===== flow/run.sh =====
#!/bin/bash
# the make line also repeats each setting of config.mk as NAME=value (left out here)
make -C /OpenROAD-flow-scripts/flow DESIGN_CONFIG=/design/flow/config.mk WORK_HOME=/design/flow/orfs CLKGATE_MAP_FILE= finish

===== flow/config.mk =====
export PLATFORM = sky130hd
export DESIGN_NAME = nn_image_top
export DESIGN_NICKNAME = nn_image_top
export VERILOG_FILES = /design/flow/design.v
export SDC_FILE = /design/flow/constraint.sdc
export NUM_CORES = 4
export LEC_CHECK = 0
export CAP_MARGIN = 30
export CORE_MARGIN = 2
export CORE_UTILIZATION = 72
export CTS_CLUSTER_DIAMETER = 36
export MAX_ROUTING_LAYER = met4
export SETUP_SLACK_MARGIN = 1.33
export SLEW_MARGIN = 20

===== flow/constraint.sdc =====
create_clock -name core_clock -period 8.99 [get_ports {clk}]
set_input_delay 1.7980 -clock core_clock [delete_from_list [all_inputs] [get_ports {clk}]]
set_output_delay 1.7980 -clock core_clock [all_outputs]
set_load 0.01 [all_outputs]

===== flow/design.v =====
`timescale 1ns/1ps
package nn_pkg;
 localparam int K_SIZE = 3;
 localparam int PROD_W = 17;
 localparam int ACC_CONV_W = PROD_W + $clog2(K_SIZE*K_SIZE);
 localparam int RES_W = ACC_CONV_W + 1;
 localparam int W_W = 8;
 localparam int ACC_FC_W = 40;
 localparam int SHIFT_NORM = 6;
endpackage
`timescale 1ns/1ps
module window_gen_3x3_flat #(
 parameter int IMG_W = 8,
 parameter int IMG_H = 8
)(
 input logic clk,
 input logic rst,
 input logic in_valid,
 input logic signed [8:0] in_pixel,
 output logic win_valid,
 output logic [80:0] win_flat,  
 output logic [$clog2(IMG_W)-1:0] out_x,
 output logic [$clog2(IMG_H)-1:0] out_y
);
 logic signed [8:0] line1 [0:IMG_W-1];
 logic signed [8:0] line2 [0:IMG_W-1];
 logic signed [8:0] s0[0:2], s1[0:2], s2[0:2];
 int unsigned x, y;
 integer k;
 task automatic put9(input int idx, input logic signed [8:0] val);
 begin
 win_flat[idx*9 +: 9] <= val;
 end
 endtask
 always_ff @(posedge clk) begin
 if (rst) begin
 x <= 0; y <= 0;
 win_valid <= 0;
 out_x <= '0; out_y <= '0;
 win_flat <= '0;
 for (k = 0; k < IMG_W; k = k + 1) begin
 line1[k] <= '0;
 line2[k] <= '0;
 end
 for (k = 0; k < 3; k = k + 1) begin
 s0[k] <= '0; s1[k] <= '0; s2[k] <= '0;
 end
 end else begin
 win_valid <= 0;
 if (in_valid) begin
 s0[0] <= s0[1]; s0[1] <= s0[2]; s0[2] <= line2[x];
 s1[0] <= s1[1]; s1[1] <= s1[2]; s1[2] <= line1[x];
 s2[0] <= s2[1]; s2[1] <= s2[2]; s2[2] <= in_pixel;
 line2[x] <= line1[x];
 line1[x] <= in_pixel;
 if (y >= 2 && x >= 2) begin
 put9(0, s0[1]); put9(1, s0[2]); put9(2, line2[x]);
 put9(3, s1[1]); put9(4, s1[2]); put9(5, line1[x]);
 put9(6, s2[1]); put9(7, s2[2]); put9(8, in_pixel);
 win_valid <= 1;
 out_x <= x - 2;
 out_y <= y - 2;
 end
 if (x == IMG_W-1) begin
 x <= 0;
 if (y != IMG_H-1) y <= y + 1;
 else y <= 0;
 end else begin
 x <= x + 1;
 end
 end
 end
 end
endmodule
`timescale 1ns/1ps
import nn_pkg::*;
module nn_block_flat #(
 parameter int SHIFT_NORM = nn_pkg::SHIFT_NORM
)(
 input logic clk,
 input logic rst,
 input logic [80:0] win_flat,
 input logic signed [7:0] k00, k01, k02,
 input logic signed [7:0] k10, k11, k12,
 input logic signed [7:0] k20, k21, k22,
 input logic signed [7:0] bias,
 input logic signed [7:0] scale,
 input logic signed [7:0] offset,
 input logic signed [W_W-1:0] w0,
 input logic signed [W_W-1:0] w1,
 input logic signed [W_W-1:0] w2,
 output logic signed [RES_W-1:0] conv_result,
 output logic signed [RES_W-1:0] norm_result,
 output logic signed [ACC_FC_W-1:0] acc0,
 output logic signed [ACC_FC_W-1:0] acc1,
 output logic signed [ACC_FC_W-1:0] acc2
);
 function automatic logic signed [8:0] pix(input int idx);
 begin
 pix = $signed(win_flat[idx*9 +: 9]);
 end
 endfunction
 integer signed sum_temp;
 integer signed sum_next;
 always_comb begin
 sum_temp =
 pix(0)*k00 + pix(1)*k01 + pix(2)*k02 +
 pix(3)*k10 + pix(4)*k11 + pix(5)*k12 +
 pix(6)*k20 + pix(7)*k21 + pix(8)*k22;
 sum_next = (sum_temp <<< 1) + $signed(bias);
 end
 logic signed [RES_W-1:0] conv_reg;
 always_ff @(posedge clk) begin
 if (rst) conv_reg <= '0;
 else conv_reg <= sum_next[RES_W-1:0];
 end
 always_ff @(posedge clk) begin
 if (rst) conv_result <= '0;
 else conv_result <= conv_reg;
 end
 localparam int PROD_W = RES_W + 8;
 logic signed [PROD_W-1:0] prod;
 integer signed prod_shifted;
 integer signed sum_off;
 integer signed norm_next;
 always_comb begin
 prod = $signed(conv_reg) * $signed(scale);
 if (SHIFT_NORM > 0) prod_shifted = $signed(prod) >>> SHIFT_NORM;
 else if (SHIFT_NORM < 0) prod_shifted = $signed(prod) <<< (-SHIFT_NORM);
 else prod_shifted = $signed(prod);
 sum_off = prod_shifted + $signed(offset);
 norm_next = (sum_off < 0) ? 0 : sum_off;
 end
 always_ff @(posedge clk) begin
 if (rst) norm_result <= '0;
 else norm_result <= norm_next[RES_W-1:0];
 end
 always_comb begin
 acc0 = $signed(norm_result) * $signed(w0);
 acc1 = $signed(norm_result) * $signed(w1);
 acc2 = $signed(norm_result) * $signed(w2);
 end
endmodule
`timescale 1ns/1ps
import nn_pkg::*;
module nn_image_top #(
 parameter int IMG_W = 8,
 parameter int IMG_H = 8
)(
 input logic clk,
 input logic rst,
 input logic in_valid,
 input logic signed [8:0] in_pixel,
 input logic signed [7:0] k00, k01, k02,
 input logic signed [7:0] k10, k11, k12,
 input logic signed [7:0] k20, k21, k22,
 input logic signed [7:0] bias,
 input logic signed [7:0] scale,
 input logic signed [7:0] offset,
 input logic signed [W_W-1:0] w0,
 input logic signed [W_W-1:0] w1,
 input logic signed [W_W-1:0] w2,
 output logic out_valid,
 output logic signed [RES_W-1:0] conv_result,
 output logic signed [RES_W-1:0] norm_result,
 output logic signed [ACC_FC_W-1:0] acc0,
 output logic signed [ACC_FC_W-1:0] acc1,
 output logic signed [ACC_FC_W-1:0] acc2,
 output logic [$clog2(IMG_W)-1:0] out_x,
 output logic [$clog2(IMG_H)-1:0] out_y
);
 logic win_valid;
 logic [80:0] win_flat;  
 logic [$clog2(IMG_W)-1:0] win_x;
 logic [$clog2(IMG_H)-1:0] win_y;
 window_gen_3x3_flat #(
 .IMG_W(IMG_W),
 .IMG_H(IMG_H)
 ) u_win (
 .clk (clk),
 .rst (rst),
 .in_valid (in_valid),
 .in_pixel (in_pixel),
 .win_valid(win_valid),
 .win_flat (win_flat),
 .out_x (win_x),
 .out_y (win_y)
 );
 nn_block_flat #(
 .SHIFT_NORM(SHIFT_NORM)
 ) u_core (
 .clk (clk),
 .rst (rst),
 .win_flat (win_flat),
 .k00(k00), .k01(k01), .k02(k02),
 .k10(k10), .k11(k11), .k12(k12),
 .k20(k20), .k21(k21), .k22(k22),
 .bias (bias),
 .scale (scale),
 .offset (offset),
 .w0(w0),
 .w1(w1),
 .w2(w2),
 .conv_result(conv_result),
 .norm_result(norm_result),
 .acc0(acc0),
 .acc1(acc1),
 .acc2(acc2)
 );
 logic [1:0] vpipe;
 logic [$clog2(IMG_W)-1:0] x_pipe0, x_pipe1;
 logic [$clog2(IMG_H)-1:0] y_pipe0, y_pipe1;
 always_ff @(posedge clk) begin
 if (rst) begin
 vpipe <= 2'b00;
 x_pipe0 <= '0; x_pipe1 <= '0;
 y_pipe0 <= '0; y_pipe1 <= '0;
 end else begin
 vpipe <= {vpipe[0], win_valid};
 if (win_valid) begin
 x_pipe0 <= win_x;
 y_pipe0 <= win_y;
 end
 x_pipe1 <= x_pipe0;
 y_pipe1 <= y_pipe0;
 end
 end
 assign out_valid = vpipe[1];
 assign out_x = x_pipe1;
 assign out_y = y_pipe1;
endmodule

==> flow_summary.toml, run 1 <==
# generated from flow reports
[logic_synthesis]
ys_seq_share = 0.145
ys.flops = 433
synth_nets = 9454
yosysWarnings = 6
synthXorXnorAreaFrac = 0.0468
ys_async_sr_fraction = 0
edf_count = 144
yosysMostFrequentCell = "inv_1"
adder_share = 0.456
top_logic_kind = "adder cells"
syn_area_um2 = 69800
synth_chip_area_um2 = 69800
simple_gate_area_frac = 0.170
synth_top_area_share = 0.352
top_cells_by_count = "1565 x inv_1, 1227 x fa_1, 803 x and2_1"
syn_inst = 7516
synthAoiAreaFrac = 0.0604
ff_type = "dfxtp_1"
mux_share = 0.0207
yosysTopAreaCell = "fa_1"
ys_cells = 7516
ys_types = 66
syn_avg_cell_area_um2 = 9.28
topCellsByArea = "fa_1 35%, ha_1 10%, inv_1 8.4%"

[die]
die_area_um2 = 99400
num_io_pins = 303
num_rows = 114
core_um2 = 96400
initCoreUtil = 0.724
die_w_um = 315
die_y_um = 315

[routing]
wire_per_inst_um = 23.2
vias = 59900
ant_nets = 0
first_pass_iters = 9
drc_errors = 0
viasPerCell = 6.06
routed_wl_um = 230000
drt_iter0_markers = 5775

[placement]
io_buffer_count = 302
hpwl_um = 152000
place_congestion = 0.994

[min_path]
min_to = "vpipe[1]"
holdCritPathClass = "reg2reg"
hold_depth = 1
min-delay-start = "vpipe[0]"

[sta]
maxSlewViolCount = 0
slew_headroom = 0.234
fin_ws_ps = -1040
skew_ps = 48.6
max_freq_ghz = 0.0997
setup_tns_ps = -8880
fin_crit_ps = 10030
worst_pin_slew_ps = 1150
setup_viol = 31
rsz0062_at_grt = "yes"
period_used_share = 1.12
final-hold-violation-count = 0

[worst_setup_path]
critPathCapture = "u_core.conv_reg[21]"
cpPeakStageDelay_ps = 570
critPathArrivalTime_ps = 10520
critPathMaxFanout = 7
startpoint = "k22[2]"
cp-start-kind = "input pin"
cp_data_required_time_ps = 9480
cp_slowest_cell = "fa_1"
worstReg2RegEnd = "u_core.conv_reg[21]"
r2r-start = "u_win.win_flat[11]"
r2r_slack_ps = -330
reg2reg_depth = 37
cp.depth = 41
endpoint_kind = "flip-flop"
worstSetupPathType = "in2reg"
path_common_cell = "fa_1"
cpLargestDelayFamily = "adder cells"
cp.buffers_inverters = 9

[cts]
cts_tree = "yes"
cts.sinks = 433
postCtsHoldBufs = 0
clockRootBuffer = "clkbuf_16"
h-tree-depth = 3
clkSlewWorstSetupHoldPaths_ps = 60
cts.path.max_buffers = 3
cts_buffers = 72
worstSkewPairLatency_ps = 680

[grt]
grt-ovfl-total = 0
antenna_found_initial = 23
grt_use_total = 0.429
grt_pass1_vias = 62300
grt_pass1_wl_um = 322000
grt_start_max_net_pins = 90

[status]
failed_checks = "setup timing"
status = "complete, but fails checks"

[job]
warnings = 36
cap_violations = 0

[finish]
num-nets-final = 10500
n_fill_cell = 4115
synthToLayoutAreaGrowth_pct = 24.1
-- metrics by stage --
step                      hold WS [ps]  worst slack, ps   util  std cells  instance area [µm²]
after CTS                          456             -668  0.877       9782                84600
after global placement             431            -1680  0.827       9531                79700
after detailed placement           434            -1800  0.827       9531                79700
after floorplan                    414             -603      -       7516                71100
final                              454            -1040  0.898       9890                86600
after global routing               462            -1300  0.898       9889                86600
-- final cells by class --
class	count	area, µm²	area share
antenna	26	65.1	0.000752
clock buffer	80	1900	0.0220
clock inverter	51	611	0.00705
inverter	1565	5880	0.0679
multi-input combinational	5241	56100	0.647
sequential	433	10100	0.117
tap	1276	1600	0.0184
timing repair buffer	1218	10400	0.120
-- layer usage --
layer / global-route usage / vias to the layer above / part of all wire
li1: - / 25000 / -
met2: 0.731 / 4007 / 0.48
met5: - / - / 0
met4: 0.275 / 0 / 0.097
met1: 0.468 / 29200 / 0.32
met3: 0.0694 / 1639 / 0.099
-- timing repair --
item	4_1_cts	5_1_grt
setup endpoints to repair	139	136
cloned	14	3
pin swaps	298	297
buffers inserted	106	73
resized	894	508
==> inputs of run 2 (changes only) <==
CAP_MARGIN = 20   (was 30)
CELL_PAD_IN_SITES_DETAIL_PLACEMENT = 2   (was unset)
CELL_PAD_IN_SITES_GLOBAL_PLACEMENT = 1   (was unset)
CORE_ASPECT_RATIO = 1.05   (was unset)
CORE_MARGIN = 8   (was 2)
CORE_UTILIZATION = 40   (was 72)
CTS_CLUSTER_DIAMETER = 74   (was 36)
CTS_CLUSTER_SIZE = 40   (was unset)
GPL_ROUTABILITY_DRIVEN = 0   (was unset)
GPL_TIMING_DRIVEN = 0   (was unset)
HOLD_SLACK_MARGIN = -0.07   (was unset)
MAX_ROUTING_LAYER = unset   (was met4)
SETUP_SLACK_MARGIN = unset   (was 1.33)
TNS_END_PERCENT = 15   (was unset)
clock period = 12.0 ns   (was 8.99 ns; I/O delays follow)
==> flow_summary.toml, run 2 <==
# generated from flow reports
[logic_synthesis]
ys_async_sr_fraction = 0
ys_cells = 7516
synth_nets = 9454
edf_count = 144
ys_seq_share = 0.145
synthAoiAreaFrac = 0.0604
adder_share = 0.456
syn_area_um2 = 69800
ys.flops = 433
syn_avg_cell_area_um2 = 9.28
top_logic_kind = "adder cells"
ys_types = 66
yosysTopAreaCell = "fa_1"
synthXorXnorAreaFrac = 0.0468
simple_gate_area_frac = 0.170
mux_share = 0.0207
yosysWarnings = 6
topCellsByArea = "fa_1 35%, ha_1 10%, inv_1 8.4%"
yosysMostFrequentCell = "inv_1"
ff_type = "dfxtp_1"
synth_chip_area_um2 = 69800
top_cells_by_count = "1565 x inv_1, 1227 x fa_1, 803 x and2_1"
syn_inst = 7516
synth_top_area_share = 0.352

[min_path]
hold_depth = 1
min-delay-start = "vpipe[0]"
min_to = "vpipe[1]"
holdCritPathClass = "reg2reg"

[cts]
cts.sinks = 433
clockRootBuffer = "clkbuf_16"
cts.path.max_buffers = 3
h-tree-depth = 2
cts_buffers = 35
postCtsHoldBufs = 0
cts_tree = "yes"
worstSkewPairLatency_ps = 620
clkSlewWorstSetupHoldPaths_ps = 80

[worst_setup_path]
worstReg2RegEnd = "u_core.conv_reg[21]"
cp.buffers_inverters = 6
startpoint = "w0[3]"
cp-start-kind = "input pin"
endpoint_kind = "output port"
path_common_cell = "fa_1"
reg2reg_depth = 36
critPathArrivalTime_ps = 9350
cp_slowest_cell = "or4b_1"
r2r-start = "u_win.win_flat[70]"
path_cells = "clkdlybuf4s50_1, clkbuf_2, and2_1, fa_1, inv_1, fa_1, fa_1, inv_1, fa_1, ha_1, o21a_1, o21ai_0, or3_1, or4b_1, nand3_1, a311o_1, a221o_1, a21oi_1, xnor2_4, buf_4, clkdlybuf4s50_1"
critPathCapture = "acc0[34]"
critPathMaxFanout = 11
cp_data_required_time_ps = 9600
worstSetupPathType = "in2out"
r2r_slack_ps = 1890
cpPeakStageDelay_ps = 580
cp.depth = 21
cpLargestDelayFamily = "adder cells"

[grt]
grt_start_max_net_pins = 32
grt-ovfl-total = 0
grt_pass1_wl_um = 363000
grt_pass1_vias = 61800
grt_use_total = 0.247
antenna_found_initial = 9

[finish]
synthToLayoutAreaGrowth_pct = 10.5
num-nets-final = 9782
postLayoutCoreUtil = 0.444

[sta]
max_freq_ghz = 0.0851
period_used_share = 0.979
worst_pin_slew_ps = 1250
fin_crit_ps = 11750
maxSlewViolCount = 0
setup_viol = 0
fin_ws_ps = 250
final-hold-violation-count = 0
skew_ps = 33.1
slew_headroom = 0.164
setup_tns_ps = 0
rsz0062_at_grt = "yes"

[routing]
ant_nets = 0
routed_wl_um = 232000
drc_errors = 0
viasPerCell = 5.15
vias = 52400
first_pass_iters = 5
wire_per_inst_um = 22.8
drt_iter0_markers = 1796

[die]
core_um2 = 174000
die_y_um = 444
num_rows = 157
initCoreUtil = 0.401
num_io_pins = 303
die_area_um2 = 188000
die_w_um = 424

[placement]
io_buffer_count = 282
hpwl_um = 201000
dpl_worst_slack_ps = -733

[job]
warnings = 32
cap_violations = 0

[status]
status = "no timing/DRC/antenna violations"
[run 2: metrics by stage]
stage,hold slack [ps],area (µm²),instances
floorplan,414,69800,7516
global placement,444,75500,10100
detailed placement,446,75600,10100
CTS,461,77000,10200
global route,476,77100,10200
finish,458,77100,10200
[run 2: final cells by class]
cell class / instances / area (µm²)
Clock buffer: 36 / 880
Tap cell: 2305 / 2880
Clock inverter: 28 / 430
Multi-Input combinational cell: 5240 / 52700
Fill cell: 18900 / 96700
Sequential cell: 433 / 10100
Antenna cell: 3 / 7.51
Buffer: 278 / 1230
Inverter: 1565 / 5870
Timing Repair Buffer: 291 / 2980
[run 2: metal layers]
metal | part of all wire | vias up | global-route usage
li1 | - | 23600 | -
met1 | 0.40 | 27800 | 0.291
met2 | 0.54 | 738 | 0.475
met3 | 0.021 | 331 | 0.0156
met4 | 0.038 | 0 | 0.0821
met5 | 0 | - | 0
[run 2: repair_timing]
action	CTS	global route
endpoints found under the setup margin	26	44
buffers inserted	0	1
pin swaps	0	2
gates resized	10	62
==> inputs of run 3 (changes only) <==
ABC_AREA = 1   (was unset)
CELL_PAD_IN_SITES_DETAIL_PLACEMENT = unset   (was 2)
CELL_PAD_IN_SITES_GLOBAL_PLACEMENT = 2   (was 1)
CORE_ASPECT_RATIO = unset   (was 1.05)
CORE_MARGIN = 2   (was 8)
CORE_UTILIZATION = 21   (was 40)
CTS_CLUSTER_DIAMETER = unset   (was 74)
CTS_CLUSTER_SIZE = unset   (was 40)
GPL_ROUTABILITY_DRIVEN = unset   (was 0)
GPL_TIMING_DRIVEN = unset   (was 0)
HOLD_SLACK_MARGIN = unset   (was -0.07)
MAX_ROUTING_LAYER = met5   (was unset)
PLACE_DENSITY_LB_ADDON = 0.18   (was unset)
SETUP_SLACK_MARGIN = 0.49   (was unset)
TNS_END_PERCENT = unset   (was 15)
clock period = 15.8 ns   (was 12.0 ns; I/O delays follow)
==> flow_summary.toml, run 3 <==
# generated from flow reports
[sta]
rsz0062_at_grt = "no"
skew_ps = 51.7
slew_headroom = 0.239
maxSlewViolCount = 0
fin_crit_ps = 12380
setup_viol = 0
max_freq_ghz = 0.0807
worst_pin_slew_ps = 1140
final-hold-violation-count = 0
fin_ws_ps = 3420
setup_tns_ps = 0
period_used_share = 0.784

[finish]
n_fill_cell = 39900
num-nets-final = 12100
seq_area_um2 = 10100
postLayoutCoreUtil = 0.238
synthToLayoutAreaGrowth_pct = 13.0
logic_area_um2 = 53500

[routing]
wire_per_inst_um = 18.1
vias = 60800
routed_wl_um = 273000
ant_nets = 0
first_pass_iters = 5
drt_iter0_markers = 2940
viasPerCell = 4.05
drc_errors = 0

[worst_setup_path]
cp.buffers_inverters = 6
worstSetupPathType = "in2out"
reg2reg_depth = 36
cp_slowest_cell = "clkdlybuf4s50_1"
critPathArrivalTime_ps = 9220
endpoint_kind = "output port"
worstReg2RegEnd = "u_core.conv_reg[21]"
cp.depth = 21
r2r-start = "u_win.win_flat[5]"
cpPeakStageDelay_ps = 1060
cp-start-kind = "input pin"
cp_data_required_time_ps = 12640
critPathMaxFanout = 19
startpoint = "w0[7]"
cpLargestDelayFamily = "adder cells"
critPathCapture = "acc0[30]"
path_common_cell = "nand2_1"
path_cells = "clkdlybuf4s50_1, inv_1, fa_1, fa_1, inv_1, fa_1, inv_1, fa_1, inv_1, ha_1, nand2_1, nor2_1, nand2_1, o211ai_1, nand2_1, nand2_1, nand3b_1, nand2_1, nand2_1, nand2_1, clkdlybuf4s50_1"
r2r_slack_ps = 6320

[logic_synthesis]
ys_async_sr_fraction = 0
top_logic_kind = "adder cells"
syn_avg_cell_area_um2 = 7.44
mux_share = 0.00106
synth_nets = 12100
ff_type = "dfxtp_1"
synth_top_area_share = 0.324
simple_gate_area_frac = 0.194
ys_types = 48
yosysTopAreaCell = "fa_1"
syn_area_um2 = 75800
ys.flops = 433
ys_seq_share = 0.133
synthXorXnorAreaFrac = 0.0330
edf_count = 144
top_cells_by_count = "2732 x inv_1, 2324 x nand2_1, 1227 x fa_1"
topCellsByArea = "fa_1 32%, inv_1 14%, nand2_1 12%"
ys_cells = 10200
synth_chip_area_um2 = 75800
adder_share = 0.420
yosysWarnings = 6
synthAoiAreaFrac = 0.0582
syn_inst = 10200
yosysMostFrequentCell = "inv_1"

[grt]
grt_pass1_vias = 65400
grt_pass1_wl_um = 418000
grt_use_total = 0.150
antenna_found_initial = 24
grt_start_max_net_pins = 73
grt-ovfl-total = 0

[job]
cap_violations = 0
warnings = 31

[cts]
postCtsSetupBuffers = 0
cts.sinks = 433
cts-resized-gates = 0
worstSkewPairLatency_ps = 700
postCtsHoldBufs = 0
clkSlewWorstSetupHoldPaths_ps = 60
clockRootBuffer = "clkbuf_16"
cts.path.max_buffers = 3
cts_tree = "yes"
h-tree-depth = 2
cts_buffers = 58

[die]
num_io_pins = 303
num_rows = 220
die_y_um = 605
initCoreUtil = 0.211
die_area_um2 = 366000
die_w_um = 605
core_um2 = 359000

[min_path]
holdCritPathClass = "reg2reg"
min-delay-start = "x_pipe0[2]"
min_to = "x_pipe1[2]"
hold_depth = 2

[placement]
dpl_worst_slack_ps = 3060
place_congestion = 0.814
hpwl_um = 225000
io_buffer_count = 302

[status]
status = "no timing/DRC/antenna violations"
-- run 3: layout make-up --
type	count	share of cell area
Sequential cell	433	0.118
Antenna cell	8	0.000234
Inverter	2764	0.121
Clock inverter	37	0.00608
Tap cell	4773	0.0697
Clock buffer	73	0.0183
Timing Repair Buffer	371	0.0413
Multi-Input combinational cell	6571	0.625
-- run 3: layer usage --
| layer | global-route usage | share of wire | vias to the layer above |
|---|---|---|---|
| met2 | 0.249 | 0.46 | 842 |
| met5 | 0.00353 | 0.0011 | - |
| met4 | 0.0317 | 0.022 | 22 |
| met1 | 0.208 | 0.48 | 29900 |
| li1 | - | - | 29900 |
| met3 | 0.0177 | 0.033 | 214 |
-- run 3: per-stage QoR --
step / hold slack, ps / cells / area, µm²
2_1_floorplan: 388 / 10200 / 75800
3_3_place_gp: 410 / 14900 / 83500
3_5_place_dp: 411 / 14900 / 83500
4_1_cts: 420 / 15000 / 85600
5_1_grt: 433 / 15000 / 85600
6_report: 418 / 15000 / 85600
==> inputs of run 4 (changes only) <==
ABC_AREA = unset   (was 1)
CAP_MARGIN = 30   (was 20)
CELL_PAD_IN_SITES_DETAIL_PLACEMENT = 2   (was unset)
CELL_PAD_IN_SITES_GLOBAL_PLACEMENT = unset   (was 2)
CORE_ASPECT_RATIO = 1.83   (was unset)
CORE_UTILIZATION = 42   (was 21)
CTS_CLUSTER_SIZE = 35   (was unset)
PLACE_DENSITY_LB_ADDON = unset   (was 0.18)
SETUP_SLACK_MARGIN = unset   (was 0.49)
clock period = 19.5 ns   (was 15.8 ns; I/O delays follow)
==> flow_summary.toml, run 4 <==
# generated from flow reports
[routing]
wire_per_inst_um = 36.2
vias = 60800
drt_iter0_markers = 4646
first_pass_iters = 6
drc_errors = 0
ant_nets = 0
routed_wl_um = 358000
viasPerCell = 6.16

[worst_setup_path]
cp-start-kind = "input pin"
critPathCapture = "u_core.conv_reg[20]"
startpoint = "k22[1]"
reg2reg_depth = 35
cpLargestDelayFamily = "adder cells"
endpoint_kind = "flip-flop"
cp.buffers_inverters = 7
cp_data_required_time_ps = 20030
cp_slowest_cell = "xnor2_1"
worstSetupPathType = "in2reg"
cpPeakStageDelay_ps = 1150
critPathArrivalTime_ps = 16330
critPathMaxFanout = 9
cp.depth = 36
worstReg2RegEnd = "u_core.conv_reg[20]"
r2r-start = "u_win.win_flat[75]"
r2r_slack_ps = 7190
path_common_cell = "fa_1"

[grt]
grt_start_max_net_pins = 70
grt_pass1_wl_um = 500000
grt-ovfl-total = 0
grt_use_total = 0.406
grt_pass1_vias = 72500
antenna_found_initial = 44

[finish]
seq_area_um2 = 10100
num-nets-final = 9609
logic_area_um2 = 52700
synthToLayoutAreaGrowth_pct = 9.99
n_fill_cell = 17400

[placement]
hpwl_um = 250000
io_buffer_count = 302
dpl_worst_slack_ps = 4120
place_congestion = 0.928

[logic_synthesis]
ys.flops = 433
ys_seq_share = 0.145
ys_async_sr_fraction = 0
top_logic_kind = "adder cells"
edf_count = 144
yosysMostFrequentCell = "inv_1"
ff_type = "dfxtp_1"
topCellsByArea = "fa_1 35%, ha_1 10%, inv_1 8.4%"
adder_share = 0.456
simple_gate_area_frac = 0.170
ys_types = 66
synthAoiAreaFrac = 0.0604
synth_chip_area_um2 = 69800
yosysTopAreaCell = "fa_1"
synth_top_area_share = 0.352
top_cells_by_count = "1565 x inv_1, 1227 x fa_1, 803 x and2_1"
ys_cells = 7516
syn_inst = 7516
mux_share = 0.0207
syn_avg_cell_area_um2 = 9.28
synth_nets = 9454
synthXorXnorAreaFrac = 0.0468
syn_area_um2 = 69800
yosysWarnings = 6

[sta]
final-hold-violation-count = 0
period_used_share = 0.810
worst_pin_slew_ps = 1430
fin_ws_ps = 3700
fin_crit_ps = 15800
maxSlewViolCount = 0
setup_viol = 0
setup_tns_ps = 0
skew_ps = 55.9
max_freq_ghz = 0.0633
slew_headroom = 0.0378
rsz0062_at_grt = "no"

[die]
die_y_um = 555
core_um2 = 165000
die_area_um2 = 170000
die_w_um = 305
initCoreUtil = 0.422
num_rows = 202
num_io_pins = 303

[cts]
worstSkewPairLatency_ps = 690
postCtsSetupBuffers = 0
cts_tree = "yes"
postCtsHoldBufs = 0
clkSlewWorstSetupHoldPaths_ps = 70
cts_buffers = 46
h-tree-depth = 2
cts-resized-gates = 0
clockRootBuffer = "clkbuf_16"
cts.path.max_buffers = 3
cts.sinks = 433

[min_path]
min-delay-start = "vpipe[0]"
hold_depth = 1
min_to = "vpipe[1]"
holdCritPathClass = "reg2reg"

[job]
cap_violations = 0
warnings = 32

[status]
status = "no timing/DRC/antenna violations"
-- run 4: metrics by stage --
step / area, µm² / util / hold slack, ps / cells
global route: 76700 / 0.464 / 494 / 9856
floorplan: 69800 / - / 414 / 7516
CTS: 76400 / 0.462 / 465 / 9824
finish: 76800 / 0.464 / 469 / 9873
detailed placement: 74800 / 0.453 / 463 / 9741
global placement: 74700 / 0.452 / 435 / 9729
-- run 4: routing by layer --
metal | vias up | part of all wire | global-route usage
met1 | 31000 | 0.29 | 0.358
met5 | - | 0.00070 | 0
met2 | 4023 | 0.50 | 0.720
li1 | 23300 | - | -
met3 | 2438 | 0.078 | 0.110
met4 | 40 | 0.13 | 0.418
-- run 4: layout make-up --
class / count / share of cell area
Antenna cell: 25 / 0.000815
Clock buffer: 58 / 0.0164
Clock inverter: 25 / 0.00339
Inverter: 1565 / 0.0765
Multi-Input combinational cell: 5240 / 0.687
Sequential cell: 433 / 0.132
Tap cell: 2142 / 0.0349
Timing Repair Buffer: 385 / 0.0496
==> inputs of run 5 (changes only) <==
CAP_MARGIN = 20   (was 30)
CELL_PAD_IN_SITES_DETAIL_PLACEMENT = unset   (was 2)
CORE_ASPECT_RATIO = unset   (was 1.83)
CORE_UTILIZATION = 62   (was 42)
CTS_CLUSTER_SIZE = 97   (was 35)
MAX_ROUTING_LAYER = unset   (was met5)
clock period = 9.91 ns   (was 19.5 ns; I/O delays follow)
==> flow_summary.toml, run 5 <==
# generated from flow reports
[die]
core_um2 = 112000
die_w_um = 339
num_io_pins = 303
die_y_um = 339
num_rows = 123
initCoreUtil = 0.623
die_area_um2 = 115000

[job]
warnings = 35
cap_violations = 0

[sta]
fin_crit_ps = 9920
setup_viol = 1
rsz0062_at_grt = "yes"
skew_ps = 45.0
final-hold-violation-count = 0
maxSlewViolCount = 0
worst_pin_slew_ps = 1190
setup_tns_ps = -6.95
slew_headroom = 0.189
period_used_share = 1.00
fin_ws_ps = -6.95
max_freq_ghz = 0.101

[logic_synthesis]
ys.flops = 433
mux_share = 0.0207
yosysMostFrequentCell = "inv_1"
top_cells_by_count = "1565 x inv_1, 1227 x fa_1, 803 x and2_1"
syn_area_um2 = 69800
yosysWarnings = 6
adder_share = 0.456
synthAoiAreaFrac = 0.0604
synthXorXnorAreaFrac = 0.0468
synth_chip_area_um2 = 69800
synth_nets = 9454
topCellsByArea = "fa_1 35%, ha_1 10%, inv_1 8.4%"
synth_top_area_share = 0.352
ys_async_sr_fraction = 0
top_logic_kind = "adder cells"
ys_seq_share = 0.145
edf_count = 144
ys_types = 66
ys_cells = 7516
syn_avg_cell_area_um2 = 9.28
ff_type = "dfxtp_1"
yosysTopAreaCell = "fa_1"
syn_inst = 7516
simple_gate_area_frac = 0.170

[worst_setup_path]
critPathMaxFanout = 7
reg2reg_depth = 36
worstReg2RegEnd = "u_core.conv_reg[21]"
path_common_cell = "fa_1"
critPathArrivalTime_ps = 10390
cp_slowest_cell = "fa_1"
r2r-start = "u_win.win_flat[2]"
endpoint_kind = "flip-flop"
critPathCapture = "u_core.conv_reg[21]"
cpPeakStageDelay_ps = 570
cpLargestDelayFamily = "adder cells"
cp_data_required_time_ps = 10380
cp-start-kind = "input pin"
r2r_slack_ps = 850
cp.buffers_inverters = 8
worstSetupPathType = "in2reg"
startpoint = "k12[2]"
cp.depth = 36

[cts]
cts.path.max_buffers = 3
clockRootBuffer = "clkbuf_16"
worstSkewPairLatency_ps = 650
h-tree-depth = 2
clkSlewWorstSetupHoldPaths_ps = 70
cts.sinks = 433
postCtsHoldBufs = 0
cts_buffers = 50
cts_tree = "yes"

[min_path]
holdCritPathClass = "reg2reg"
min_to = "u_win.win_flat[27]"
min-delay-start = "u_win.s1[1][0]"
hold_depth = 2

[placement]
io_buffer_count = 302
placed_cell_area_um2 = 78100
hpwl_um = 146000
dp_cells = 9626
place_congestion = 0.934

[routing]
ant_nets = 0
first_pass_iters = 5
viasPerCell = 5.35
drc_errors = 0
wire_per_inst_um = 18.3
drt_iter0_markers = 2698
routed_wl_um = 179000
vias = 52200

[grt]
grtUsageMet1 = 0.411
gr-usage-met3 = 0.0616
met2_usage = 0.530
grt_pass1_vias = 55200
grt_start_max_net_pins = 79
antenna_found_initial = 15
grt_use_total = 0.316
grt-busiest-layer = "met2"
grt_pass1_wl_um = 289000
grt-ovfl-total = 0

[finish]
n_fill_cell = 8662
final_cells = 9766
postLayoutCoreUtil = 0.728
synthToLayoutAreaGrowth_pct = 16.9
num-nets-final = 10200
stdcell_area_um2 = 81600

[status]
failed_checks = "setup timing"
status = "complete, but fails checks"
[run 5: final cells by class]
class	count	area [µm²]	share of cell area
Clock inverter	27	454	0.00557
Inverter	1565	5880	0.0720
Multi-Input combinational cell	5240	54200	0.664
Sequential cell	433	10100	0.124
Tap cell	1500	1880	0.0230
Clock buffer	67	1410	0.0173
Timing Repair Buffer	929	7680	0.0941
Antenna cell	5	12.5	0.000153
[run 5: repair_timing]
| action | CTS | global route |
|---|---|---|
| resized | 241 | 326 |
| buffers inserted | 9 | 29 |
| cloned | 0 | 3 |
| endpoints found under the setup margin | 44 | 56 |
| pin swaps | 109 | 158 |
[run 5: routing by layer]
metal / wire length [µm] / vias up
met5: 138 / -
met4: 7050 / 22
met3: 11800 / 330
met2: 86400 / 1314
met1: 73600 / 26200
li1: - / 24400
[run 5: metrics by stage]
step,hold slack [ps],setup slack [ps]
after CTS,443,-45.2
final,445,-6.95
after detailed placement,431,-1300
after global placement,426,-1180
after global routing,467,-333
after floorplan,414,6.44
==> inputs of run 6 (changes only) <==
CELL_PAD_IN_SITES_DETAIL_PLACEMENT = 2   (was unset)
CELL_PAD_IN_SITES_GLOBAL_PLACEMENT = 1   (was unset)
CORE_ASPECT_RATIO = 1.05   (was unset)
CORE_MARGIN = 8   (was 2)
CORE_UTILIZATION = 44   (was 62)
CTS_CLUSTER_DIAMETER = 70   (was unset)
CTS_CLUSTER_SIZE = 40   (was 97)
GPL_ROUTABILITY_DRIVEN = 0   (was unset)
GPL_TIMING_DRIVEN = 0   (was unset)
HOLD_SLACK_MARGIN = 0.24   (was unset)
TNS_END_PERCENT = 10   (was unset)
clock period = 12.0 ns   (was 9.91 ns; I/O delays follow)
==> flow_summary.toml, run 6 <==
# generated from flow reports
[logic_synthesis]
mux_share = 0.0207
syn_inst = 7516
ys_seq_share = 0.145
yosysMostFrequentCell = "inv_1"
syn_avg_cell_area_um2 = 9.28
synthAoiAreaFrac = 0.0604
edf_count = 144
ys_types = 66
syn_area_um2 = 69800
synth_nets = 9454
adder_share = 0.456
ys_async_sr_fraction = 0
yosysTopAreaCell = "fa_1"
synth_chip_area_um2 = 69800
synthXorXnorAreaFrac = 0.0468
top_cells_by_count = "1565 x inv_1, 1227 x fa_1, 803 x and2_1"
topCellsByArea = "fa_1 35%, ha_1 10%, inv_1 8.4%"
synth_top_area_share = 0.352
ys.flops = 433
top_logic_kind = "adder cells"
yosysWarnings = 6
ff_type = "dfxtp_1"
ys_cells = 7516
simple_gate_area_frac = 0.170

[worst_setup_path]
worstReg2RegEnd = "u_core.conv_reg[21]"
cp_data_required_time_ps = 12400
cp.buffers_inverters = 6
reg2reg_depth = 37
critPathArrivalTime_ps = 12290
endpoint_kind = "flip-flop"
cp-start-kind = "input pin"
path_common_cell = "fa_1"
r2r_slack_ps = 1720
cpPeakStageDelay_ps = 630
r2r-start = "u_win.win_flat[16]"
cpLargestDelayFamily = "adder cells"
startpoint = "k02[7]"
critPathCapture = "u_core.conv_reg[21]"
cp.depth = 35
worstSetupPathType = "in2reg"
critPathMaxFanout = 6
cp_slowest_cell = "clkdlybuf4s50_1"

[routing]
ant_nets = 0
vias = 52800
top_layer_used = "met4"
viasPerCell = 5.29
routed_wl_um = 234000
wl_met2_um = 124000
wl_met1_um = 96200
drc_errors = 0
first_pass_iters = 7
drt_iter0_markers = 2052
dr_wl_met3_um = 6830
wire_per_inst_um = 23.5

[grt]
grt_pass1_vias = 62600
antenna_found_initial = 18
grt-ovfl-total = 0
grt_start_max_net_pins = 26
grt_pass1_wl_um = 366000
grt_use_total = 0.274

[sta]
rsz0062_at_grt = "yes"
max_freq_ghz = 0.0841
setup_viol = 0
maxSlewViolCount = 0
skew_ps = 67.2
fin_crit_ps = 11890
setup_tns_ps = 0
worst_pin_slew_ps = 1130
final-hold-violation-count = 0
period_used_share = 0.991
slew_headroom = 0.245

[cts]
cts.path.max_buffers = 3
h-tree-depth = 2
cts_buffers = 34
worstSkewPairLatency_ps = 610
cts.sinks = 433
cts_tree = "yes"
clkSlewWorstSetupHoldPaths_ps = 80
clockRootBuffer = "clkbuf_16"

[finish]
synthToLayoutAreaGrowth_pct = 10.0
num-nets-final = 9775
postLayoutCoreUtil = 0.488
stdcell_area_um2 = 76800
n_fill_cell = 17100

[die]
die_y_um = 424
num_io_pins = 303
initCoreUtil = 0.443
core_um2 = 157000
die_w_um = 405
die_area_um2 = 172000
num_rows = 149

[min_path]
hold_depth = 2
min_to = "u_win.win_flat[5]"
holdCritPathClass = "reg2reg"
min-delay-start = "u_win.s0[1][5]"

[job]
cap_violations = 0
warnings = 34

[status]
status = "no timing/DRC/antenna violations"

[placement]
io_buffer_count = 282
hpwl_um = 202000
placed_cell_area_um2 = 75300
==> run 6: final cells by class <==
class / instances / area [µm²] / share of cell area
Timing Repair Buffer: 285 / 2930 / 0.0381
Sequential cell: 433 / 10100 / 0.132
Antenna cell: 9 / 22.5 / 0.000293
Multi-Input combinational cell: 5240 / 52800 / 0.688
Clock inverter: 23 / 298 / 0.00388
Tap cell: 2114 / 2650 / 0.0344
Buffer: 278 / 1230 / 0.0160
Clock buffer: 38 / 876 / 0.0114
Inverter: 1565 / 5880 / 0.0766
==> run 6: what timing repair did <==
| item | in CTS | in global routing |
|---|---|---|
| hold buffers | 0 | 0 |
| gates resized | 10 | 80 |
| pin swaps | 0 | 4 |
| buffers inserted | 0 | 2 |
| endpoints found under the setup margin | 4 | 45 |
==> run 6: metrics by stage <==
step                      cells  hold WS [ps]  setup slack, ps
after floorplan            7516           414             1360
after CTS                  9974           469            -36.9
after global routing       9979           487             -206
after detailed placement   9913           455             -900
final                      9985           466              114
after global placement     9912           446             -860
==> run 6: layer usage <==
metal	GRT usage	up-vias
met5	0	-
met4	0.0741	0
met3	0.0197	284
met2	0.515	879
met1	0.338	28000
li1	-	23600
==> inputs of run 7 (changes only) <==
ABC_AREA = 0   (was unset)
CELL_PAD_IN_SITES_DETAIL_PLACEMENT = unset   (was 2)
CELL_PAD_IN_SITES_GLOBAL_PLACEMENT = 2   (was 1)
CORE_ASPECT_RATIO = 1.63   (was 1.05)
CORE_MARGIN = 5   (was 8)
CORE_UTILIZATION = 42   (was 44)
CTS_CLUSTER_DIAMETER = 284   (was 70)
CTS_CLUSTER_SIZE = unset   (was 40)
GPL_ROUTABILITY_DRIVEN = 1   (was 0)
GPL_TIMING_DRIVEN = 1   (was 0)
HOLD_SLACK_MARGIN = unset   (was 0.24)
MAX_ROUTING_LAYER = met5   (was unset)
MIN_ROUTING_LAYER = met1   (was unset)
PLACE_DENSITY = 0.57   (was unset)
SETUP_SLACK_MARGIN = 1.46   (was unset)
SLEW_MARGIN = 25   (was 20)
TNS_END_PERCENT = unset   (was 10)
clock period = 6.57 ns   (was 12.0 ns; I/O delays follow)
==> flow_summary.toml, run 7 <==
# generated from flow reports
[logic_synthesis]
syn_area_um2 = 69800
synthAoiAreaFrac = 0.0604
syn_inst = 7516
mux_share = 0.0207
simple_gate_area_frac = 0.170
yosysMostFrequentCell = "inv_1"
top_cells_by_count = "1565 x inv_1, 1227 x fa_1, 803 x and2_1"
ys_types = 66
yosysWarnings = 6
yosysTopAreaCell = "fa_1"
ff_type = "dfxtp_1"
ys_cells = 7516
top_logic_kind = "adder cells"
synthXorXnorAreaFrac = 0.0468
syn_avg_cell_area_um2 = 9.28
topCellsByArea = "fa_1 35%, ha_1 10%, inv_1 8.4%"
adder_share = 0.456
synth_top_area_share = 0.352
synth_nets = 9454
synth_chip_area_um2 = 69800
edf_count = 144
ys_async_sr_fraction = 0
ys_seq_share = 0.145
ys.flops = 433

[sta]
fin_crit_ps = 9120
period_used_share = 1.39
worst_pin_slew_ps = 992
setup_tns_ps = -98650
setup_viol = 122
final-hold-violation-count = 0
fin_ws_ps = -2550
worst_hold_slack_ps = 443
skew_ps = 65.8
slew_headroom = 0.326
max_freq_ghz = 0.110
rsz0062_at_grt = "yes"
maxSlewViolCount = 0

[min_path]
hold_depth = 1
holdCritPathClass = "reg2reg"
min-delay-start = "vpipe[0]"
min_to = "vpipe[1]"

[worst_setup_path]
cp_data_required_time_ps = 7100
cp-start-kind = "input pin"
endpoint_kind = "flip-flop"
r2r-start = "u_win.win_flat[2]"
reg2reg_depth = 37
startpoint = "k01[6]"
cp.depth = 38
critPathArrivalTime_ps = 9650
critPathMaxFanout = 5
cp.buffers_inverters = 11
worstReg2RegEnd = "u_core.conv_reg[21]"
cp_slowest_cell = "fa_1"
cpPeakStageDelay_ps = 570
r2r_slack_ps = -2330
path_common_cell = "fa_1"
critPathCapture = "u_core.conv_reg[21]"
cpLargestDelayFamily = "adder cells"
worstSetupPathType = "in2reg"

[die]
core_um2 = 166000
num_io_pins = 303
num_rows = 191
die_area_um2 = 175000
die_w_um = 329
die_y_um = 530
initCoreUtil = 0.421

[routing]
vias = 54700
routed_wl_um = 214000
ant_nets = 0
drc_errors = 0
drt_iter0_markers = 1809
wire_per_inst_um = 18.9
first_pass_iters = 5
viasPerCell = 4.84

[cts]
cts.sinks = 433
cts_buffers = 50
worstSkewPairLatency_ps = 700
h-tree-depth = 2
clkSlewWorstSetupHoldPaths_ps = 60
clockRootBuffer = "clkbuf_16"
cts.path.max_buffers = 3
cts_tree = "yes"

[placement]
io_buffer_count = 302
dp_cells = 11000
dpl_worst_slack_ps = -3880
hpwl_um = 179000
place_congestion = 0.915
placed_cell_area_um2 = 85800

[finish]
final_cells = 11300
synthToLayoutAreaGrowth_pct = 32.7
num-nets-final = 11000
stdcell_area_um2 = 92600
postLayoutCoreUtil = 0.559

[job]
warnings = 36
cap_violations = 0

[grt]
grt_pass1_wl_um = 336000
grt-ovfl-total = 0
grt_pass1_vias = 61600
grt_use_total = 0.248
grt_start_max_net_pins = 82
antenna_found_initial = 15

[status]
status = "complete, but fails checks"
failed_checks = "setup timing"
[run 7: layout make-up]
cell class,count,area [µm²]
fillers,15200,73000
diodes,7,17.5
inverters,1565,5900
repair buffers,1732,14800
multi-input cells,5241,57300
clock inverters,33,375
flip-flops and latches,433,10100
clock buffers,57,1300
well taps,2219,2780
[run 7: timing repair]
action	CTS	global route
endpoints found under the setup margin	153	150
pin swaps	396	261
hold endpoints to repair	0	0
hold buffers	0	0
setup buffers	151	28
resized	1417	318
gates cloned	16	1
[run 7: metal layers]
layer	vias up	global-route usage	part of all wire
li1	26000	-	-
met1	27500	0.248	0.34
met2	798	0.511	0.58
met3	365	0.0214	0.026
met4	8	0.108	0.054
met5	-	0	0.00027
==> inputs of run 8 (changes only) <==
ABC_AREA = unset   (was 0)
CELL_PAD_IN_SITES_GLOBAL_PLACEMENT = unset   (was 2)
CORE_ASPECT_RATIO = unset   (was 1.63)
CORE_MARGIN = 2   (was 5)
CORE_UTILIZATION = 66   (was 42)
CTS_CLUSTER_DIAMETER = 28   (was 284)
GPL_ROUTABILITY_DRIVEN = unset   (was 1)
GPL_TIMING_DRIVEN = unset   (was 1)
MAX_ROUTING_LAYER = unset   (was met5)
MIN_ROUTING_LAYER = unset   (was met1)
PLACE_DENSITY = unset   (was 0.57)
SETUP_SLACK_MARGIN = 0.03   (was 1.46)
SLEW_MARGIN = 20   (was 25)
TNS_END_PERCENT = 5   (was unset)
clock period = 8.76 ns   (was 6.57 ns; I/O delays follow)
==> flow_summary.toml, run 8 <==
# generated from flow reports
[routing]
wire_per_inst_um = 18.5
drc_errors = 0
first_pass_iters = 5
vias = 54100
ant_nets = 0
routed_wl_um = 184000
viasPerCell = 5.45
drt_iter0_markers = 3072

[status]
failed_checks = "setup timing"
status = "complete, but fails checks"

[min_path]
min_to = "u_win.win_flat[8]"
hold_depth = 2
holdCritPathClass = "reg2reg"
min-delay-start = "u_win.s0[1][8]"

[worst_setup_path]
worstReg2RegEnd = "u_core.conv_reg[21]"
cp-start-kind = "input pin"
cp.depth = 36
cpLargestDelayFamily = "adder cells"
cp.buffers_inverters = 7
critPathArrivalTime_ps = 10130
path_common_cell = "fa_1"
cp_slowest_cell = "fa_2"
r2r-start = "u_win.win_flat[3]"
endpoint_kind = "flip-flop"
startpoint = "k10[7]"
cp_data_required_time_ps = 9250
r2r_slack_ps = -160
critPathCapture = "u_core.conv_reg[21]"
cpPeakStageDelay_ps = 610
reg2reg_depth = 36
worstSetupPathType = "in2reg"
critPathMaxFanout = 4

[grt]
antenna_found_initial = 14
grt_start_max_net_pins = 99
grt_use_total = 0.348
grt-ovfl-total = 0
grt_pass1_wl_um = 298000
grt_pass1_vias = 58100

[sta]
period_used_share = 1.10
fin_ws_ps = -887
fin_crit_ps = 9650
worst_pin_slew_ps = 1170
setup_viol = 33
worst_hold_slack_ps = 444
max_freq_ghz = 0.104
rsz0062_at_grt = "yes"
maxSlewViolCount = 0
slew_headroom = 0.208
skew_ps = 57.8
final-hold-violation-count = 0

[finish]
num-nets-final = 10400
synthToLayoutAreaGrowth_pct = 21.1
postLayoutCoreUtil = 0.804
final_cells = 9935

[placement]
dp_cells = 9729
place_congestion = 0.931
dpl_worst_slack_ps = -2150
io_buffer_count = 302
hpwl_um = 148000

[logic_synthesis]
synth_top_area_share = 0.352
ys_seq_share = 0.145
ys.flops = 433
ys_cells = 7516
syn_avg_cell_area_um2 = 9.28
topCellsByArea = "fa_1 35%, ha_1 10%, inv_1 8.4%"
synthAoiAreaFrac = 0.0604
adder_share = 0.456
synth_nets = 9454
yosysMostFrequentCell = "inv_1"
syn_inst = 7516
yosysTopAreaCell = "fa_1"
yosysWarnings = 6
ys_types = 66
top_logic_kind = "adder cells"
mux_share = 0.0207
synthXorXnorAreaFrac = 0.0468
ff_type = "dfxtp_1"
ys_async_sr_fraction = 0
synth_chip_area_um2 = 69800
simple_gate_area_frac = 0.170
top_cells_by_count = "1565 x inv_1, 1227 x fa_1, 803 x and2_1"
syn_area_um2 = 69800
edf_count = 144

[die]
die_y_um = 329
die_w_um = 329
num_rows = 119
initCoreUtil = 0.664
num_io_pins = 303
core_um2 = 105000
die_area_um2 = 108000

[cts]
cts_buffers = 85
cts.path.max_buffers = 3
clockRootBuffer = "clkbuf_16"
cts_tree = "yes"
worstSkewPairLatency_ps = 680
clkSlewWorstSetupHoldPaths_ps = 50
h-tree-depth = 3
cts.sinks = 433

[job]
cap_violations = 0
warnings = 36
[run 8: metrics by stage]
| step | cell area, µm² | setup TNS, ps |
|---|---|---|
| detailed placement | 79900 | -59110 |
| global placement | 79900 | -54400 |
| CTS | 84000 | -12340 |
| global route | 84500 | -17260 |
| floorplan | 70200 | -3920 |
| finish | 84500 | -8410 |
[run 8: layout make-up]
cell class	count	area (µm²)
Tap cell	1391	1740
Clock inverter	57	688
Inverter	1565	5880
Fill cell	6932	20600
Antenna cell	9	22.5
Sequential cell	433	10100
Clock buffer	102	2240
Timing Repair Buffer	1138	9270
Multi-Input combinational cell	5240	54600
[run 8: per-layer routing]
metal / part of all wire / global-route usage
met3: 0.057 / 0.0420
met2: 0.51 / 0.618
met4: 0.048 / 0.151
met5: 0.00028 / 0
met1: 0.39 / 0.429
[run 8: timing repair]
action / 4_1_cts / 5_1_grt
hold buffers: 0 / 0
pin swaps: 179 / 77
gates cloned: 4 / 0
endpoints found under the setup margin: 80 / 85
gates resized: 594 / 218
setup buffers: 26 / 10
==> inputs of run 9 (changes only) <==
CAP_MARGIN = 30   (was 20)
CELL_PAD_IN_SITES_DETAIL_PLACEMENT = 0   (was unset)
CORE_ASPECT_RATIO = 1.83   (was unset)
CORE_UTILIZATION = 70   (was 66)
CTS_CLUSTER_DIAMETER = unset   (was 28)
CTS_CLUSTER_SIZE = 35   (was unset)
MAX_ROUTING_LAYER = met4   (was unset)
SETUP_SLACK_MARGIN = unset   (was 0.03)
TNS_END_PERCENT = unset   (was 5)
clock period = 13.3 ns   (was 8.76 ns; I/O delays follow)
==> flow_summary.toml, run 9 <==
# generated from flow reports
[worst_setup_path]
cp.depth = 20
critPathMaxFanout = 22
critPathCapture = "acc2[37]"
cp_data_required_time_ps = 10640
cp_slowest_cell = "clkdlybuf4s50_1"
reg2reg_depth = 37
r2r-start = "u_win.win_flat[76]"
critPathArrivalTime_ps = 9560
worstReg2RegEnd = "u_core.conv_reg[21]"
cp-start-kind = "input pin"
cpLargestDelayFamily = "adder cells"
r2r_slack_ps = 3660
cpPeakStageDelay_ps = 1000
path_common_cell = "fa_1"
worstSetupPathType = "in2out"
endpoint_kind = "output port"
startpoint = "w2[1]"
path_cells = "clkdlybuf4s50_1, nand2_1, fa_1, fa_1, inv_1, fa_1, inv_1, fa_1, inv_1, ha_1, o21a_1, a2111o_1, a41o_1, a211oi_2, o31ai_1, a41oi_1, nand3_1, a31oi_1, xnor2_1, clkdlybuf4s50_1"
cp.buffers_inverters = 5

[logic_synthesis]
top_logic_kind = "adder cells"
adder_share = 0.456
synth_top_area_share = 0.352
simple_gate_area_frac = 0.170
syn_avg_cell_area_um2 = 9.28
ys.flops = 433
syn_inst = 7516
synth_chip_area_um2 = 69800
ff_type = "dfxtp_1"
topCellsByArea = "fa_1 35%, ha_1 10%, inv_1 8.4%"
ys_types = 66
ys_cells = 7516
synthXorXnorAreaFrac = 0.0468
yosysWarnings = 6
top_cells_by_count = "1565 x inv_1, 1227 x fa_1, 803 x and2_1"
syn_area_um2 = 69800
ys_async_sr_fraction = 0
yosysMostFrequentCell = "inv_1"
edf_count = 144
synthAoiAreaFrac = 0.0604
ys_seq_share = 0.145
yosysTopAreaCell = "fa_1"
synth_nets = 9454
mux_share = 0.0207

[sta]
maxSlewViolCount = 0
skew_ps = 38.0
setup_tns_ps = 0
rsz0062_at_grt = "no"
max_freq_ghz = 0.0818
fin_crit_ps = 12220
worst_hold_slack_ps = 455
final-hold-violation-count = 0
slew_headroom = 0.323
period_used_share = 0.919
worst_pin_slew_ps = 987
setup_viol = 0

[placement]
placed_cell_area_um2 = 73700
hpwl_um = 150000
place_congestion = 1.00
io_buffer_count = 302

[routing]
wl_met2_um = 98100
wire_per_inst_um = 20.1
viasPerCell = 5.76
top_layer_used = "met4"
wl_met1_um = 57600
ant_nets = 0
routed_wl_um = 180000
drc_errors = 0
first_pass_iters = 6
vias = 51500
drt_iter0_markers = 2464
dr_wl_met3_um = 6940

[die]
die_w_um = 237
die_area_um2 = 102000
core_um2 = 98800
num_rows = 156
initCoreUtil = 0.707
num_io_pins = 303
die_y_um = 431

[finish]
n_fill_cell = 7265
num-nets-final = 9581
seq_area_um2 = 10100
synthToLayoutAreaGrowth_pct = 7.43
stdcell_area_um2 = 75000
logic_area_um2 = 52600

[job]
warnings = 33
cap_violations = 0

[min_path]
min_to = "u_win.win_flat[60]"
hold_depth = 2
holdCritPathClass = "reg2reg"
min-delay-start = "u_win.s2[1][6]"

[cts]
postCtsHoldBufs = 0
cts-resized-gates = 0
worstSkewPairLatency_ps = 590
postCtsSetupBuffers = 0
cts.sinks = 433
h-tree-depth = 2
cts_buffers = 39
cts_tree = "yes"
clkSlewWorstSetupHoldPaths_ps = 70
cts.path.max_buffers = 3
clockRootBuffer = "clkbuf_16"

[grt]
grt_pass1_wl_um = 290000
antenna_found_initial = 5
grt-ovfl-total = 0
grt_start_max_net_pins = 89
grt_pass1_vias = 56500
grt_use_total = 0.375

[status]
status = "no timing/DRC/antenna violations"
==> run 9: layer usage <==
| layer | vias to the layer above | GRT usage |
|---|---|---|
| met5 | - | - |
| met4 | 0 | 0.282 |
| met3 | 668 | 0.0316 |
| met2 | 1590 | 0.698 |
| met1 | 26100 | 0.357 |
| li1 | 23200 | - |
==> run 9: layout make-up <==
type,instances,area share
inverter,1565,0.0784
multi-input combinational,5240,0.702
tap,1264,0.0211
sequential,433,0.135
timing repair buffer,364,0.0475
clock inverter,23,0.00255
clock buffer,48,0.0138
antenna,6,0.000200
==> run 9: stage by stage <==
stage	util	setup WS, ps	std cells
global route	0.759	822	8942
finish	0.759	1080	8943
global placement	0.745	1160	8853
CTS	0.758	1100	8935
detailed placement	0.746	1030	8864
floorplan	-	2400	7516
==> inputs of run 10 (changes only) <==
CAP_MARGIN = 20   (was 30)
CELL_PAD_IN_SITES_DETAIL_PLACEMENT = unset   (was 0)
CORE_ASPECT_RATIO = unset   (was 1.83)
CORE_UTILIZATION = 72   (was 70)
CTS_CLUSTER_SIZE = 41   (was 35)
HOLD_SLACK_MARGIN = -0.08   (was unset)
PLACE_DENSITY = 0.63   (was unset)
SETUP_SLACK_MARGIN = -0.48   (was unset)
TNS_END_PERCENT = 40   (was unset)
clock period = 8.65 ns   (was 13.3 ns; I/O delays follow)
==> flow_summary.toml, run 10 <==
# generated from flow reports
[die]
num_rows = 114
die_y_um = 315
die_area_um2 = 99400
num_io_pins = 303
die_w_um = 315
initCoreUtil = 0.724
core_um2 = 96400

[status]
failed_checks = "setup timing"
status = "complete, but fails checks"

[worst_setup_path]
critPathCapture = "u_core.conv_reg[21]"
cp.depth = 39
cpLargestDelayFamily = "adder cells"
critPathMaxFanout = 7
cpPeakStageDelay_ps = 540
endpoint_kind = "flip-flop"
critPathArrivalTime_ps = 10150
cp_data_required_time_ps = 9110
worstReg2RegEnd = "u_core.conv_reg[21]"
cp.buffers_inverters = 7
path_common_cell = "fa_1"
startpoint = "k01[0]"
cp-start-kind = "input pin"
r2r_slack_ps = -230
cp_slowest_cell = "fa_1"
r2r-start = "u_win.win_flat[10]"
worstSetupPathType = "in2reg"
reg2reg_depth = 38

[logic_synthesis]
yosysWarnings = 6
syn_area_um2 = 69800
ys_types = 66
synthXorXnorAreaFrac = 0.0468
synth_top_area_share = 0.352
ff_type = "dfxtp_1"
synthAoiAreaFrac = 0.0604
ys_async_sr_fraction = 0
syn_avg_cell_area_um2 = 9.28
yosysMostFrequentCell = "inv_1"
edf_count = 144
ys_seq_share = 0.145
yosysTopAreaCell = "fa_1"
adder_share = 0.456
topCellsByArea = "fa_1 35%, ha_1 10%, inv_1 8.4%"
syn_inst = 7516
ys.flops = 433
synth_chip_area_um2 = 69800
top_logic_kind = "adder cells"
mux_share = 0.0207
simple_gate_area_frac = 0.170
top_cells_by_count = "1565 x inv_1, 1227 x fa_1, 803 x and2_1"
ys_cells = 7516
synth_nets = 9454

[routing]
drt_iter0_markers = 3693
drc_errors = 0
wire_per_inst_um = 19.5
viasPerCell = 5.70
first_pass_iters = 5
ant_nets = 0
routed_wl_um = 191000
vias = 55700

[grt]
grt_pass1_vias = 60400
grt_start_max_net_pins = 94
grt_pass1_wl_um = 303000
antenna_found_initial = 10
grt_use_total = 0.399
grt-ovfl-total = 0

[finish]
n_fill_cell = 5315
stdcell_area_um2 = 83200
postLayoutCoreUtil = 0.863
synthToLayoutAreaGrowth_pct = 19.2
num-nets-final = 10400

[sta]
worst_pin_slew_ps = 1230
slew_headroom = 0.166
skew_ps = 47.2
fin_ws_ps = -1030
rsz0062_at_grt = "yes"
maxSlewViolCount = 0
period_used_share = 1.12
setup_viol = 69
final-hold-violation-count = 0
max_freq_ghz = 0.103
fin_crit_ps = 9680
worst_hold_slack_ps = 427

[placement]
placed_cell_area_um2 = 79900
place_congestion = 1.01
io_buffer_count = 302
hpwl_um = 152000

[job]
cap_violations = 0
warnings = 38

[cts]
cts.sinks = 433
clockRootBuffer = "clkbuf_16"
worstSkewPairLatency_ps = 640
cts_tree = "yes"
cts.path.max_buffers = 3
h-tree-depth = 2
cts_buffers = 46
clkSlewWorstSetupHoldPaths_ps = 70

[min_path]
hold_depth = 2
holdCritPathClass = "reg2reg"
min_to = "u_win.win_flat[1]"
min-delay-start = "u_win.s0[1][1]"
[run 10: repair_timing]
| action | 4_1_cts | 5_1_grt |
|---|---|---|
| endpoints found under the setup margin | 61 | 61 |
| hold buffers | 0 | 0 |
| endpoints found under the hold margin | 0 | 0 |
| gates cloned | 2 | 1 |
| resized | 496 | 242 |
| buffers inserted | 36 | 7 |
| pin swaps | 178 | 142 |
[run 10: area by class of cell]
cell class | instances | area (µm²) | share of cell area
diodes | 9 | 22.5 | 0.000271
clock buffers | 53 | 1260 | 0.0151
clock inverters | 32 | 384 | 0.00462
inverters | 1565 | 5880 | 0.0706
multi-input cells | 5240 | 54600 | 0.656
flip-flops and latches | 433 | 10100 | 0.122
well taps | 1276 | 1600 | 0.0192
repair buffers | 1165 | 9400 | 0.113
[run 10: layer usage]
| layer | vias up | routed length (µm) | GRT usage |
|---|---|---|---|
| met2 | 2279 | 97700 | 0.686 |
| met4 | 0 | 11700 | 0.218 |
| met3 | 685 | 12300 | 0.0471 |
| li1 | 24800 | - | - |
| met5 | - | 0 | - |
| met1 | 27900 | 68800 | 0.456 |
[run 10: per-stage QoR]
step,setup slack [ps],setup TNS [ps],std cells
after global routing,-1290,-35340,9771
after CTS,-789,-27010,9761
after global placement,-1940,-57960,9653
final,-1030,-20550,9773
after floorplan,-893,-4680,7516
after detailed placement,-2070,-64500,9653
